==> flow/design.v (excerpt) <==
module TL_UART #(
    parameter [15:0] C_DEFAULT_BAUD_RATE = 16'd868,
    parameter C_DEFAULT_TX_ON = 1,
    parameter C_DEFAULT_RX_ON = 1,
    parameter C_TILELINK_ID_WIDTH = 1
) (
    input  wire                           uart_clock_i,
    input  wire                           uart_reset_i,
    input  wire [                    2:0] uart_a_opcode,
    input  wire [                    2:0] uart_a_param,
    input  wire [                    2:0] uart_a_size,
    input  wire [C_TILELINK_ID_WIDTH-1:0] uart_a_source,
    input  wire [                   11:0] uart_a_address,
    input  wire [                    3:0] uart_a_mask,
    input  wire [                   31:0] uart_a_data,
    input  wire                           uart_a_corrupt,
    input  wire                           uart_a_valid,
    output wire                           uart_a_ready,
    output wire [                    2:0] uart_d_opcode,
    output wire [                    1:0] uart_d_param,
    output wire [                    2:0] uart_d_size,
    output wire [C_TILELINK_ID_WIDTH-1:0] uart_d_source,
    output wire                           uart_d_denied,
    output wire [                   31:0] uart_d_data,
    output wire                           uart_d_corrupt,
    output wire                           uart_d_valid,
    input  wire                           uart_d_ready,
    input  wire                           UART_RX,
    output wire                           UART_TX,
    output wire                           UART_RX_IRQ,
    output wire                           UART_TX_IRQ
);
Settings: LEC_CHECK=0, CAP_MARGIN=15, CORE_ASPECT_RATIO=0.97, CORE_MARGIN=2, CORE_UTILIZATION=72, CTS_CLUSTER_SIZE=39, HOLD_SLACK_MARGIN=0.3, MAX_ROUTING_LAYER=met4, PLACE_DENSITY=0.65, SETUP_SLACK_MARGIN=-0.26, SLEW_MARGIN=20; clock period 2.67 ns.
run.sh (not shown) runs the stock make flow with config.mk's settings and CLKGATE_MAP_FILE=.
The starting point completed, yet does not pass: negative setup slack.
Edit:
Settings changed: CAP_MARGIN 15 to 25, HOLD_SLACK_MARGIN 0.3 to default, PLACE_DENSITY 0.65 to default, PLACE_DENSITY_LB_ADDON from default to 0.01, SETUP_SLACK_MARGIN -0.26 to 0.76.
Clock period 2.67 ns to 2.63 ns, I/O delays scaled along.
What happened: The new run ended with an error in 4_1_cts, error DPL-0033; area after synthesis stays the same; die size is unchanged; synthesized cell count does not change.
Edit:
Settings changed: CAP_MARGIN 25 to 20, CORE_ASPECT_RATIO 0.97 to default, CTS_CLUSTER_SIZE 39 to default, MAX_ROUTING_LAYER met4 to default, PLACE_DENSITY from default to 0.6, PLACE_DENSITY_LB_ADDON 0.01 to default, SETUP_SLACK_MARGIN 0.76 to 0.22.
=>
- With this change the flow finished but failed the layout checks on negative setup slack
- die size barely changes
- synthesized area is unchanged
- synthesized cell count stays the same

* * *

== run 1 ==
Starting RTL as in the previous note.
Settings: LEC_CHECK=0, CAP_MARGIN=10, CELL_PAD_IN_SITES_DETAIL_PLACEMENT=2, CELL_PAD_IN_SITES_GLOBAL_PLACEMENT=2, CORE_ASPECT_RATIO=1.76, CORE_MARGIN=5, CORE_UTILIZATION=65, CTS_CLUSTER_DIAMETER=72, CTS_CLUSTER_SIZE=34, GPL_ROUTABILITY_DRIVEN=0, GPL_TIMING_DRIVEN=1, MAX_ROUTING_LAYER=met5, MIN_ROUTING_LAYER=met2, PLACE_DENSITY=0.6, SLEW_MARGIN=20, TNS_END_PERCENT=40; clock period 4.09 ns.
Run 1 is listed as incomplete: the tool reported an error in detailed placement and the run ended there.
The following lists how run 2 was set up differently from run 1:
Settings: GPL_TIMING_DRIVEN: 1 -> unset; CELL_PAD_IN_SITES_DETAIL_PLACEMENT: 2 -> unset; CORE_ASPECT_RATIO: 1.76 -> unset; MAX_ROUTING_LAYER: met5 -> unset; MIN_ROUTING_LAYER: met2 -> unset; CTS_CLUSTER_SIZE: 34 -> unset; CAP_MARGIN: 10 -> 20; CELL_PAD_IN_SITES_GLOBAL_PLACEMENT: 2 -> unset; the clock period (ns, I/O delays scaled along): 4.09 -> 8.0.
Results
From run 2 to run 1, synthesized cell count did not move at all.
From run 2 to run 1, number of enable-type register cells in the synthesized netlist did not move at all.
Every stage of the flow completed for run 2, and the final layout passed the timing, design-rule and antenna checks.
Side by side, initial core utilization turned out higher in run 2 than in run 1.
From run 1 to run 2 the numbers moved as follows: vertical extent of the die -24%; area figure in the yosys stat output barely changed.
Run 2: area of the core 370 sq um below run 1
Taking run 1 as the reference, in run 2 share of synthesized cell area in full adder, half adder and majority cells has remained practically unchanged, die extent in x has increased, area after synthesis has remained practically unchanged.
The die area of run 2 was superior to that of run 1.

* * *

TL_UART again, from the RTL that the note above started with.
Settings: LEC_CHECK=0, ABC_AREA=0, CAP_MARGIN=25, CELL_PAD_IN_SITES_GLOBAL_PLACEMENT=3, CORE_MARGIN=2, CORE_UTILIZATION=72, CTS_CLUSTER_DIAMETER=80, CTS_CLUSTER_SIZE=29, GPL_ROUTABILITY_DRIVEN=0, GPL_TIMING_DRIVEN=1, MAX_ROUTING_LAYER=met4, SETUP_SLACK_MARGIN=-0.26, SLEW_MARGIN=20, TNS_END_PERCENT=90; clock period 4.61 ns.
The starting point never finished: it broke off in global placement without I/O (3_1_place_gp_skip_io) on GPL-0301.
Then changed:
ABC_AREA = not set   (was 0)
CAP_MARGIN = 20   (was 25)
CELL_PAD_IN_SITES_GLOBAL_PLACEMENT = not set   (was 3)
CTS_CLUSTER_DIAMETER = not set   (was 80)
CTS_CLUSTER_SIZE = not set   (was 29)
GPL_ROUTABILITY_DRIVEN = not set   (was 0)
GPL_TIMING_DRIVEN = not set   (was 1)
MAX_ROUTING_LAYER = not set   (was met4)
PLACE_DENSITY = 0.37   (was not set)
SETUP_SLACK_MARGIN = 0.34   (was -0.26)
TNS_END_PERCENT = not set   (was 90)
clock period = 2.63 ns   (was 4.61 ns; I/O delays follow)
After rerunning: With this change the flow reached the layout checks and failed them: setup timing; area after synthesis stays the same; die size does not change; synthesized cell count does not change.
Then changed:
ABC_AREA = 1   (was not set)
CORE_ASPECT_RATIO = 0.69   (was not set)
CTS_CLUSTER_DIAMETER = 394   (was not set)
CTS_CLUSTER_SIZE = 10   (was not set)
PLACE_DENSITY = not set   (was 0.37)
PLACE_DENSITY_LB_ADDON = 0.11   (was not set)
SETUP_SLACK_MARGIN = 0.22   (was 0.34)
Effect:
- Now the flow finished with timing, DRC and antenna clean
- wire length drops by about 20%
- combinational power drops by about 3%
- first-iteration DRC count drops by 11%
- final area drops by 3.1%
- synthesized area climbs by 3.9%
- synthesized cell count climbs by 59%
- worst setup slack is better by 0.51 ns
- die size climbs by 3.9%
- final cell count climbs by about 36%
Then changed:
ABC_AREA = not set   (was 1)
CORE_ASPECT_RATIO = not set   (was 0.69)
CORE_UTILIZATION = 70   (was 72)
CTS_CLUSTER_DIAMETER = not set   (was 394)
CTS_CLUSTER_SIZE = not set   (was 10)
PLACE_DENSITY_LB_ADDON = not set   (was 0.11)
SETUP_SLACK_MARGIN = 0.08   (was 0.22)
After rerunning: The changed run passed the timing, design-rule and antenna checks; critical path depth drops by 9; die size drops by 1.1%; count of clock-buffer cells in the layout drops by 39; clock power drops by about 6%.
Then changed:
CORE_UTILIZATION = 40   (was 70)
PLACE_DENSITY = 0.6   (was not set)
SETUP_SLACK_MARGIN = not set   (was 0.08)
clock period = 8.0 ns   (was 2.63 ns; I/O delays follow)
Effect:
- The changed run ran to the end with no violations
- clock power goes down by well over a third
- total power goes down by well over a third
- routed wire length decreases by a little under a tenth
- design area falls by a few percent
Then changed:
CORE_UTILIZATION = 68   (was 40)
clock period = 2.75 ns   (was 8.0 ns; I/O delays follow)
=> Register-to-register slack got worse by 4.1 ns; final area climbs by 2.6%; worst hold slack is worse by 0.12 ns; global-route usage came out higher by 15 points; power goes up to 2.9 times its value; clock power went up to 2.8 times its value.

* * *

Starting RTL as in the previous note.
clock: 7.54 ns
lec_check: 0
cap_margin: 20
core_margin: 2
core_utilization: 71
cts_cluster_diameter: 240
place_density_lb_addon: 0.02
slew_margin: 20
tns_end_percent: 5
The first run finished with timing, DRC and antenna clean.
Change:
CORE_UTILIZATION = 40   (was 71)
CTS_CLUSTER_DIAMETER = default   (was 240)
PLACE_DENSITY = 0.6   (was default)
PLACE_DENSITY_LB_ADDON = default   (was 0.02)
TNS_END_PERCENT = default   (was 5)
clock period = 4.73 ns   (was 7.54 ns; I/O delays follow)
What happened: The new run passed the timing, design-rule and antenna checks; sequential power is higher by 60%; hold slack is worse by 0.0073 ns; non-clock buffer count rose by 45; clock-buffer cell count came out higher by 2; power rose by 63%; worst setup slack gets worse by 2.0 ns; sequential cell count does not change; clock power grows by 67%; final cell count goes up by 19%; critical path depth came out lower by 1.
Change:
CORE_UTILIZATION = 65   (was 40)
CTS_CLUSTER_DIAMETER = 240   (was default)
clock period = 7.54 ns   (was 4.73 ns; I/O delays follow)
Via count shrinks by 1.1%; power falls by 39%; die size drops by 38%; clock power shrinks by 40%; worst setup slack gains 2.1 ns.
Change:
CTS_CLUSTER_DIAMETER = default   (was 240)
clock period = 10.1 ns   (was 7.54 ns; I/O delays follow)
Result: The changed run finished with timing, DRC and antenna clean. Count of clock-buffer cells in the layout is lower by 1. Utilization is about the same. Global-route usage is lower by 0.28 points.
Change:
CORE_UTILIZATION = 40   (was 65)
clock period = 5.22 ns   (was 10.1 ns; I/O delays follow)
Total power went up by about 100%.
Synthesized cell count is unchanged.
Area after synthesis does not change.
Via count stays flat.
Global-route usage went down by 9.5 points.
Flip-flop count is unchanged.

* * *

build 69:
TL_UART again, from the RTL that the note above started with.
Settings: LEC_CHECK=0, CAP_MARGIN=25, CORE_ASPECT_RATIO=0.97, CORE_MARGIN=2, CORE_UTILIZATION=41, CTS_CLUSTER_SIZE=71, HOLD_SLACK_MARGIN=0.17, MAX_ROUTING_LAYER=met4, PLACE_DENSITY_LB_ADDON=0.06, SLEW_MARGIN=20, TNS_END_PERCENT=65; clock period 5.15 ns.
Build 69 completed; timing, DRC and antenna clean
Input changes introduced in build 94 (baseline for comparison: build 69):
Settings: PLACE_DENSITY_LB_ADDON removed (was 0.06); MAX_ROUTING_LAYER removed (was met4); CTS_CLUSTER_SIZE removed (was 71); CAP_MARGIN changed from 25 to 20; CORE_ASPECT_RATIO removed (was 0.97); TNS_END_PERCENT removed (was 65); CORE_UTILIZATION changed from 41 to 58; PLACE_DENSITY newly set to 0.6; HOLD_SLACK_MARGIN removed (was 0.17); the clock period (ns, I/O delays scaled along) changed from 5.15 to 6.56.
Of build 69 and build 94, the lower clock skew belongs to build 94. Comparing build 69 and build 94, the lower met3 global-route usage was measured on build 69. Relative to build 69, the wire length of the first global-routing pass of build 94 is lower by 8000 um. Synthesis-to-layout area growth (lower): build 94. Between build 69 and build 94, met2 global-route usage increased. Vertical die dimension down about 14% in build 94 wrt build 69. The sequential share of layout area number comes out lower for build 69 vs build 94. The leakage power total reported for build 94 is smaller than that of build 69 by 0.00039 uW. Count of clock-net buffers in the final layout, build 69 and build 94: higher on build 69. Compared to build 69, the router laid down less metal wire for build 94.
--- input diff build 94..build 98 ---
Settings: CORE_UTILIZATION: 58 -> 72; CAP_MARGIN: 20 -> 0; the clock period (ns, I/O delays scaled along): 6.56 -> 2.63.
Findings:
| build 98 | all stages done | FAIL | setup timing |. Looking at clock share of power across build 94 and build 98, the one that comes out higher is build 98. Cmp build 98 vs build 94: combinational fraction of the cell area lower in build 98. Across both runs, proportion of power drawn by combinational gates was higher for build 98 than for build 94. Wire length of the first global-routing pass up 19000 um in build 98 wrt build 94. Build 98 against build 94: worst hold slack went down; worst-case headroom to the max-slew limit rose by 9.5 points. Going from build 94 to build 98, area of all placed cells without fillers saw an increase, clock buffer count in the final layout moved down.
The inputs of build 97 differ from those of build 98 as listed below.
Settings: MAX_ROUTING_LAYER: unset -> met4; CAP_MARGIN: 0 -> 15; CTS_CLUSTER_SIZE: unset -> 39; PLACE_DENSITY: 0.6 -> 0.65; CORE_ASPECT_RATIO: unset -> 0.97; SETUP_SLACK_MARGIN: unset -> 0.43.
[summary]
Build 97 -> stages 100% | layout checks FAIL | setup timing
Every stage of build 98 finished as expected; the final checks, on the other hand, flagged setup timing, which means the layout fails.
Relative to build 98, build 97 degrades design area.
Final antenna-violating net count came out exactly the same in build 97 and build 98.
Build 98 reports its master of the slowest instance on the critical path as sky130_fd_sc_hd__a2111oi_0 while build 97 reports sky130_fd_sc_hd__xor2_1.
Layout-stage area growth over the synthesis result: build 97 higher than build 98
Build 97 vs build 98 on layout buffering overhead excluding clock cells: build 97 is the higher one.
Against build 98, build 97 reports a hold slack that is lower.
Between build 98 and build 97, the flow reports detailed-route wire length per cell increasing by more than 10%.
The final reports for build 97 and build 98 show number of cells on the worst reg-to-reg path higher in the former.
--- input diff build 97..build 79 ---
Settings: changing PLACE_DENSITY from 0.65 to 0.64; removing SETUP_SLACK_MARGIN (formerly 0.43); removing MAX_ROUTING_LAYER (formerly met4); removing CORE_ASPECT_RATIO (formerly 0.97); removing CTS_CLUSTER_SIZE (formerly 39); setting HOLD_SLACK_MARGIN to -0.06 for the first time.
Findings:
The final report for build 79 shows a completed flow and a layout that fails verification, specifically setup timing.
Build 79 has die span in y above what build 97 had.
What build 79 reported for violation count after the first detailed-route iteration has to be multiplied by 1.19 to get the figure for build 97.
Wire length is higher on build 97
Build 97 has higher combinational power than build 79.
Logic depth of the worst path, buffers included ended up 4 lower on build 79 than on build 97.

* * *

TL_UART again, from the RTL that the note above started with.
==> flow/config.mk <==
export PLATFORM = sky130hd
export DESIGN_NAME = TL_UART
export DESIGN_NICKNAME = TL_UART
export VERILOG_FILES = /design/flow/design.v
export SDC_FILE = /design/flow/constraint.sdc
export NUM_CORES = 4
export LEC_CHECK = 0
export ABC_AREA = 1
export CAP_MARGIN = 15
export CORE_MARGIN = 2
export CORE_UTILIZATION = 72
export CTS_CLUSTER_SIZE = 98
export PLACE_DENSITY = 0.6
export SLEW_MARGIN = 20
==> flow/constraint.sdc <==
create_clock -name core_clock -period 5.79 [get_ports {uart_clock_i}]
set_input_delay 1.1580 -clock core_clock [delete_from_list [all_inputs] [get_ports {uart_clock_i}]]
set_output_delay 1.1580 -clock core_clock [all_outputs]
set_load 0.01 [all_outputs]
The starting point finished with timing, DRC and antenna clean.
Rerun with:
ABC_AREA = default   (was 1)
CAP_MARGIN = 20   (was 15)
CORE_UTILIZATION = 26   (was 72)
CTS_CLUSTER_SIZE = default   (was 98)
clock period = 10.1 ns   (was 5.79 ns; I/O delays follow)
Outcome: Total power fell by 41%; cell count fell by 1.8%; final area rose by 1.4%.
Rerun with:
CORE_UTILIZATION = 69   (was 26)
clock period = 2.74 ns   (was 10.1 ns; I/O delays follow)
Power went up to 3.6 times its value. Cell count went down by about a fifth. Cell area went up slightly. Die size went down by well over a third. Sequential cell count stays the same. Wire length went up slightly. Core utilization went up by 51 points. Combinational power went up to 4.3 times its value. Clock skew went down by 0.0049 ns.
Rerun with:
ABC_AREA = 1   (was default)
CORE_UTILIZATION = 65   (was 69)
clock period = 5.79 ns   (was 2.74 ns; I/O delays follow)
What happened: The changed run passed the timing, design-rule and antenna checks; synthesized area came out higher by 3.9%; utilization shrinks by 8.9 points; sequential cell count is unchanged; wire length came out higher by 6.1%; setup slack improves by 2.1 ns; cell area came out lower by 1.3%; sequential power falls by 52%; worst hold slack gains 0.15 ns.
Rerun with:
ABC_AREA = default   (was 1)
CORE_UTILIZATION = 40   (was 65)
SETUP_SLACK_MARGIN = -0.3   (was default)
clock period = 4.73 ns   (was 5.79 ns; I/O delays follow)
Effect:
- worst hold slack stays flat
- routed wire length drops by a little under a tenth
- clock skew climbs by 0.010 ns
- worst setup slack degrades by 1.0 ns
- area after synthesis drops by a few percent
Rerun with:
ABC_AREA = 1   (was default)
CORE_UTILIZATION = 68   (was 40)
SETUP_SLACK_MARGIN = default   (was -0.3)
clock period = 7.91 ns   (was 4.73 ns; I/O delays follow)
Core utilization climbs by 29 points.
Area after synthesis climbs by 3.9%.
Global-route usage climbs by 13 points.
Final area is about the same.
Power drops by 42%.
Sequential cell count is unchanged.
Power is estimated from default activity; no workload was simulated.
